==> inputs of job 8773 <==
==> flow/design.v <==
module URP_PCIE_CRC32_GEN
#(
    parameter   DATA_WIDTH              = 224,
    parameter   CRC_WIDTH               = 32
)
(
    input   wire    [DATA_WIDTH-1:0]    data_i,
    output  logic   [CRC_WIDTH-1:0]     checksum_o
);
    logic           [DATA_WIDTH-1:0]    dividend;
    logic           [CRC_WIDTH-1:0]     crc_temp;
    always_comb begin
        dividend                            = data_i;
        crc_temp                            = 32'h00000000;
        for (int unsigned i = 0; i < DATA_WIDTH; i = i + 1) begin
            if (crc_temp[CRC_WIDTH-1] != dividend[DATA_WIDTH-1]) begin
                crc_temp                        = (crc_temp << 1) ^ 32'h814141AB;
            end 
            else begin
                crc_temp                        = crc_temp << 1;
            end
            dividend                            = dividend << 1;
        end
    end
    assign  checksum_o                  = crc_temp;   
endmodule
module URP_PCIE_RX_DATA_LINK_LAYER (
    input   logic                   clk,
    input   logic                   rst_n,
    input   logic   [267:0]         tlp_data_i,  
    input   logic                   tlp_data_valid_i,  
    output  logic                   tlp_data_ready_o,  
    output  logic   [31:0]          dllp_o,  
    output  logic                   dllp_valid_o,  
    input   logic                   dllp_read_i,  
    output  logic   [223:0]         tlp_data_o,  
    output  logic                   tlp_data_valid_o,  
    input   logic                   tlp_data_ready_i  
);
    logic [31:0]                lcrc_computed;       
    logic [31:0]                lcrc_received;       
    logic                       lcrc_valid;          
    logic [11:0]                sequence_number;     
    logic [11:0]                sequence_expected;   
    logic                       nak_scheduled_flag; 
    logic                       ack_scheduled_flag;
    logic [31:0]                dllp_data_gen;       
    logic lcrc_valid_o;
    logic [267:0] tlp_data_with_crc;
    logic [235:0] tlp_data_no_crc;
    logic [223:0] tlp_data_reg;
    logic valid;
    URP_PCIE_CRC32_GEN #(
        .DATA_WIDTH(236),   
        .CRC_WIDTH(32)      
    ) lcrc_gen (
        .data_i(tlp_data_i[267:32]),  
        .checksum_o(lcrc_computed)                     
    );
    always_comb begin
        lcrc_valid = 1'b1;
        lcrc_received = tlp_data_i[31:0];   
        if (lcrc_computed == lcrc_received) begin
            lcrc_valid = 1'b1;  
        end else begin
            lcrc_valid = 1'b0;
        end
    end
    always_ff @(posedge clk or negedge rst_n) begin
        if (!rst_n) begin
            sequence_expected <= 12'b0;   
            ack_scheduled_flag <= 1'b0;  
            nak_scheduled_flag <= 1'b0;  
            tlp_data_reg <= 223'b0;
            valid <= 1'b0;
            sequence_number <= 12'b0;
        end else if ( tlp_data_valid_i == lcrc_valid ) begin
            sequence_number = tlp_data_i[267:256];  
            if (sequence_number > sequence_expected) begin
                nak_scheduled_flag <= 1'b1;   
                ack_scheduled_flag <= 1'b0;   
                valid <= 1'b0;
            end else if (sequence_number < sequence_expected) begin
                nak_scheduled_flag <= 1'b0;   
                ack_scheduled_flag <= 1'b1;   
                valid <= 1'b1;
            end else if(sequence_number == sequence_expected) begin  
                tlp_data_reg <= tlp_data_i[255:32];
                valid <= 1'b1;
                sequence_expected <= sequence_expected + 1;  
            end
        end
    end
    always_ff @(posedge clk or negedge rst_n) begin
        if (!rst_n) begin
            dllp_data_gen <= 32'd0;
            dllp_valid_o <= 1'b0;
        end else if (tlp_data_valid_i && lcrc_valid) begin
            if (ack_scheduled_flag) begin  
                dllp_data_gen <= {20'b0,sequence_expected-1};  
                dllp_valid_o <= 1'b1;  
            end else if (nak_scheduled_flag) begin  
                dllp_data_gen <= {3'b0, 1'b1, 16'b0, sequence_expected};  
                dllp_valid_o <= 1'b1;  
            end else begin  
                dllp_valid_o <= 1'b0;  
            end
        end
    end
    assign tlp_data_o = tlp_data_reg;   
    assign tlp_data_valid_o = tlp_data_valid_i && lcrc_valid && valid;  
    assign tlp_data_ready_o = tlp_data_ready_i;  
    assign dllp_o = dllp_data_gen;
endmodule
==> flow/run.sh <==
#!/bin/bash
# the make line also repeats each setting of config.mk as NAME=value (left out here)
make -C /OpenROAD-flow-scripts/flow DESIGN_CONFIG=/design/flow/config.mk WORK_HOME=/design/flow/orfs CLKGATE_MAP_FILE= finish
==> flow/config.mk <==
export PLATFORM = sky130hd
export DESIGN_NAME = URP_PCIE_RX_DATA_LINK_LAYER
export DESIGN_NICKNAME = URP_PCIE_RX_DATA_LINK_LAYER
export VERILOG_FILES = /design/flow/design.v
export SDC_FILE = /design/flow/constraint.sdc
export NUM_CORES = 4
export LEC_CHECK = 0
export CAP_MARGIN = 5
export CORE_MARGIN = 2
export CORE_UTILIZATION = 72
export CTS_CLUSTER_DIAMETER = 95
export CTS_CLUSTER_SIZE = 62
export PLACE_DENSITY_LB_ADDON = 0.18
export SETUP_SLACK_MARGIN = 4.29
export SLEW_MARGIN = 20
==> flow/constraint.sdc <==
create_clock -name core_clock -period 14.9 [get_ports {clk}]
set_input_delay 2.9800 -clock core_clock [delete_from_list [all_inputs] [get_ports {clk}]]
set_output_delay 2.9800 -clock core_clock [all_outputs]
set_load 0.01 [all_outputs]
==> inputs of job 7966, as changes to job 8773 <==
Settings changed: ABC_AREA set to 1, CAP_MARGIN 5 to 20, CELL_PAD_IN_SITES_DETAIL_PLACEMENT set to 1, CORE_MARGIN 2 to 3, CORE_UTILIZATION 72 to 53, CTS_CLUSTER_DIAMETER 95 to unset, CTS_CLUSTER_SIZE 62 to 47, HOLD_SLACK_MARGIN set to 0.3, MIN_ROUTING_LAYER set to met2, PLACE_DENSITY_LB_ADDON 0.18 to 0.02, SETUP_SLACK_MARGIN 4.29 to unset, SLEW_MARGIN 20 to 10, TNS_END_PERCENT set to 95.
==> flow/constraint.sdc (replaced) <==
create_clock -name core_clock -period 29.0 [get_ports {clk}]
set_input_delay 5.8000 -clock core_clock [delete_from_list [all_inputs] [get_ports {clk}]]
set_output_delay 5.8000 -clock core_clock [all_outputs]
set_load 0.01 [all_outputs]
==> inputs of job 3316, as changes to job 8773 <==
Settings changed: ABC_AREA set to 1, CAP_MARGIN 5 to 20, CORE_UTILIZATION 72 to 69, CTS_CLUSTER_DIAMETER 95 to 235, CTS_CLUSTER_SIZE 62 to 99, PLACE_DENSITY_LB_ADDON 0.18 to unset, SETUP_SLACK_MARGIN 4.29 to unset, TNS_END_PERCENT set to 25.
==> flow/constraint.sdc (replaced) <==
create_clock -name core_clock -period 33.7 [get_ports {clk}]
set_input_delay 6.7400 -clock core_clock [delete_from_list [all_inputs] [get_ports {clk}]]
set_output_delay 6.7400 -clock core_clock [all_outputs]
set_load 0.01 [all_outputs]
==> inputs of job 4598, as changes to job 8773 <==
Settings changed: CAP_MARGIN 5 to 35, CORE_UTILIZATION 72 to 66, CTS_CLUSTER_DIAMETER 95 to 270, CTS_CLUSTER_SIZE 62 to unset, HOLD_SLACK_MARGIN set to 0.3, MAX_ROUTING_LAYER set to met4, PLACE_DENSITY_LB_ADDON 0.18 to unset, SETUP_SLACK_MARGIN 4.29 to -1.63, TNS_END_PERCENT set to 5.
==> flow/constraint.sdc (replaced) <==
create_clock -name core_clock -period 25.9 [get_ports {clk}]
set_input_delay 5.1800 -clock core_clock [delete_from_list [all_inputs] [get_ports {clk}]]
set_output_delay 5.1800 -clock core_clock [all_outputs]
set_load 0.01 [all_outputs]
==> qor summary <==
Yosys-reported design area after synthesis: job 7966 36300 sq um; job 4598 36600 sq um; job 3316 36300 sq um; job 8773 36600 sq um
Aoi share: job 7966 2.08%; job 4598 0.749%; job 3316 2.08%; job 8773 0.749%
Synth Seq Share: job 7966 17.5%; job 4598 17.4%; job 3316 17.5%; job 8773 17.4%
Site Rows: job 7966 95; job 4598 86; job 3316 84; job 8773 82
Cell type with the largest total area after synthesis: job 7966 sky130_fd_sc_hd__xor2_1; job 4598 sky130_fd_sc_hd__xnor3_1; job 3316 sky130_fd_sc_hd__xor2_1; job 8773 sky130_fd_sc_hd__xnor3_1
Die height: job 7966 268 um; job 4598 239 um; job 3316 233 um; job 8773 229 um
Chip width: job 7966 268 um; job 4598 239 um; job 3316 233 um; job 8773 229 um
Placeable core area: job 7966 67500 sq um; job 4598 55000 sq um; job 3316 52300 sq um; job 8773 50200 sq um
Unique cell types: job 7966 54; job 4598 52; job 3316 54; job 8773 52
Synthesized-area fraction occupied by adder cells: job 7966 0.516%; job 4598 0.513%; job 3316 0.516%; job 8773 0.513%
Yosys cell count: job 7966 4349; job 4598 2949; job 3316 4349; job 8773 2949
Post-synthesis simple-gate area fraction: job 7966 29.8%; job 4598 8.32%; job 3316 29.8%; job 8773 8.32%
Run status: job 7966 stopped before the end; job 4598 finished with violations; job 3316 stopped before the end; job 8773 stopped before the end
Last stage reached: job 7966 3_5_place_dp; job 4598 -; job 3316 3_5_place_dp; job 8773 3_5_place_dp
Layout check failures: job 7966 -; job 4598 setup timing; job 3316 -; job 8773 -
Die Footprint: job 7966 71700 sq um; job 4598 57300 sq um; job 3316 54500 sq um; job 8773 52600 sq um
Synthesized instance count: job 7966 4349; job 4598 2949; job 3316 4349; job 8773 2949
Synth top area share: job 7966 25.7%; job 4598 33.4%; job 3316 25.7%; job 8773 33.4%
Pre-Place Util: job 7966 53.8%; job 4598 66.6%; job 3316 69.4%; job 8773 72.9%
Final weighted congestion of routability-driven global placement: job 7966 1.02; job 4598 1.03; job 3316 0.971; job 8773 1.10
Multiplexer area fraction after synthesis: job 7966 0.0310%; job 4598 0.335%; job 3316 0.0310%; job 8773 0.335%
Net count after synthesis: job 7966 4637; job 4598 3237; job 3316 4637; job 8773 3237
Most frequent cell after synthesis: job 7966 sky130_fd_sc_hd__xor2_1; job 4598 sky130_fd_sc_hd__nand2_1; job 3316 sky130_fd_sc_hd__xor2_1; job 8773 sky130_fd_sc_hd__nand2_1
Summed instance area of the synthesized netlist: job 7966 36300 sq um; job 4598 36600 sq um; job 3316 36300 sq um; job 8773 36600 sq um

==> v17 <==
Starts from the design.v that is shown in full above.
Settings: LEC_CHECK=0, CAP_MARGIN=20, CORE_MARGIN=2, CORE_UTILIZATION=64, CTS_CLUSTER_SIZE=99, SLEW_MARGIN=20, TNS_END_PERCENT=25; clock period 33.7 ns.
run.sh (not shown) runs the stock make flow with config.mk's settings and CLKGATE_MAP_FILE=.
==> v21 (differences from v17) <==
--- a/flow/config.mk
+++ b/flow/config.mk
@@ -7,7 +7,8 @@
 export LEC_CHECK = 0
-export CAP_MARGIN = 20
+export CAP_MARGIN = 15
 export CORE_MARGIN = 2
-export CORE_UTILIZATION = 64
-export CTS_CLUSTER_SIZE = 99
+export CORE_UTILIZATION = 71
+export CTS_CLUSTER_SIZE = 60
+export MAX_ROUTING_LAYER = met4
+export PLACE_DENSITY = 0.66
 export SLEW_MARGIN = 20
-export TNS_END_PERCENT = 25
==> flow/constraint.sdc (replaced) <==
create_clock -name core_clock -period 27.2 [get_ports {clk}]
set_input_delay 5.4400 -clock core_clock [delete_from_list [all_inputs] [get_ports {clk}]]
set_output_delay 5.4400 -clock core_clock [all_outputs]
set_load 0.01 [all_outputs]
==> v22 (differences from v17) <==
--- a/flow/config.mk
+++ b/flow/config.mk
@@ -9,5 +9,3 @@
 export CORE_MARGIN = 2
-export CORE_UTILIZATION = 64
-export CTS_CLUSTER_SIZE = 99
+export CORE_UTILIZATION = 57
 export SLEW_MARGIN = 20
-export TNS_END_PERCENT = 25
==> flow/constraint.sdc (replaced) <==
create_clock -name core_clock -period 19.2 [get_ports {clk}]
set_input_delay 3.8400 -clock core_clock [delete_from_list [all_inputs] [get_ports {clk}]]
set_output_delay 3.8400 -clock core_clock [all_outputs]
set_load 0.01 [all_outputs]
==> comparison table <==
| quantity | v21 | v22 | v17 |
|---|---|---|---|
| Clock Latency Late Sink | - | 660 ps | 600 ps |
| Worst Setup Slack post-DPL | -1024 ps | -4158 ps | 1239 ps |
| First-pass detailed-route iteration total | - | 8 | 7 |
| Final setup violation count | - | 255 | 0 |
| Maxcap violations | - | 0 | 0 |
| Sequential cell area share | - | 10.91% | 14.61% |
| Critical path destination | - | tlp_data_valid_o | tlp_data_valid_o |
| Run status | aborted with a tool error | finished with violations | timing/DRC/antenna clean |
| Stage where the flow stopped | global routing | - | - |
| Reasons for failing layout checks | - | setup timing | - |
| Post-route design area | - | 58270 um2 | 43520 um2 |
| Clock-cell share of area | - | 1.726% | 2.438% |
| Clock buffer count from CTS | 31 | 30 | 30 |
| First-iteration detailed-routing DRC count | - | 4622 | 1940 |
| Transition time at the pin with the least slew margin | - | 1026 ps | 1248 ps |
| Worst Path Max Fanout | - | 5 | 10 |
| Final Net Count | - | 5036 | 3712 |
| CTS resizes | 168 | 40 | 0 |
| Sort of element at the end of the critical path | - | output port | output port |
| Via-per-instance ratio | - | 6.152 | 5.686 |
| Die area | 53380 um2 | 66250 um2 | 59110 um2 |

==> run E <==
Starts from the design.v that is shown in full above.
Settings: LEC_CHECK=0, CAP_MARGIN=35, CORE_MARGIN=2, CORE_UTILIZATION=58, CTS_CLUSTER_DIAMETER=270, HOLD_SLACK_MARGIN=0.3, SETUP_SLACK_MARGIN=-1.63, SLEW_MARGIN=20, TNS_END_PERCENT=5; clock period 21.1 ns.
==> inputs of run G, as changes to run E <==
Settings changed: CAP_MARGIN 35 to 20, CORE_UTILIZATION 58 to 46, CTS_CLUSTER_DIAMETER 270 to default, HOLD_SLACK_MARGIN 0.3 to default, SETUP_SLACK_MARGIN -1.63 to 4.25, TNS_END_PERCENT 5 to default.
==> flow/constraint.sdc (replaced) <==
create_clock -name core_clock -period 15.9 [get_ports {clk}]
set_input_delay 3.1800 -clock core_clock [delete_from_list [all_inputs] [get_ports {clk}]]
set_output_delay 3.1800 -clock core_clock [all_outputs]
set_load 0.01 [all_outputs]
==> results <==
item	run E	run G
Status	failed layout checks	failed layout checks
Layout check failures	setup timing	setup timing
Worst EP required	16.88 ns	12.72 ns
Fin cells	5342	6008
Total Wirelength	123000 microns	151000 microns
Period Utilization, post-route	1.15	1.32
Max H-tree Level	1	2
Number of post-CTS setup repair buffers	13	206
Die Size	0.0651 sq mm	0.0818 sq mm
Max-slew headroom	0.444	0.431
Clock slew at reported path FFs	0.06 ns	0.05 ns
Cell area after placement	0.0509 sq mm	0.0528 sq mm

==> run K <==
RTL: the design.v shown in full above, as it stands there.
export LEC_CHECK = 0
export CAP_MARGIN = 20
export CORE_MARGIN = 2
export CORE_UTILIZATION = 40
export SLEW_MARGIN = 20
create_clock -name core_clock -period 29.0 [get_ports {clk}]
==> inputs of run M, as changes to run K <==
CORE_UTILIZATION = 58   (was 40)
CTS_CLUSTER_SIZE = 35   (was not set)
SETUP_SLACK_MARGIN = 4.55   (was not set)
==> flow/constraint.sdc (replaced) <==
create_clock -name core_clock -period 15.9 [get_ports {clk}]
set_input_delay 3.1800 -clock core_clock [delete_from_list [all_inputs] [get_ports {clk}]]
set_output_delay 3.1800 -clock core_clock [all_outputs]
set_load 0.01 [all_outputs]
==> summary.txt <==
yosys + openroad results -> routability congestion estimate from global placement=between 1 and 1.5, status=aborted with a tool error, dpl ws=-6312 ps, grt ovf=around 90, row count=between 90 and 100, post-cts resize count=580, M1 GR Usage=81.96%, FP Core Util=58.33%, Stop stage=5_1_grt, error msg=[ERROR GRT-0232] Routing congestion too high. Check the congestion heatmap in the GUI.
Source of the figures above: run M

==> summary.txt <==
flow finished, numbers: tool warnings=28, Synth Seq Share=17.37%, row count=110, status=timing/DRC/antenna clean, Critical Path Sink=tlp_data_valid_o, largest net degree at the start of global routing=approximately 95, Synth mux share=0.3351%, M1 GR Usage=35.20%, grt ovf=0, routability congestion estimate from global placement=0.8782, max-cap violations=0, #MultiIn Comb=2581, Register Area=6356 um2, FP Core Util=between 40% and 50%, post-cts resize count=0, DR iter-0 viols=1768, routed wl met3=7.308 mm, Post-Synth AOI/OAI Area=less than 1%, simple share=under 10%, dpl ws=roughly 280 ps
Source of the figures above: run K

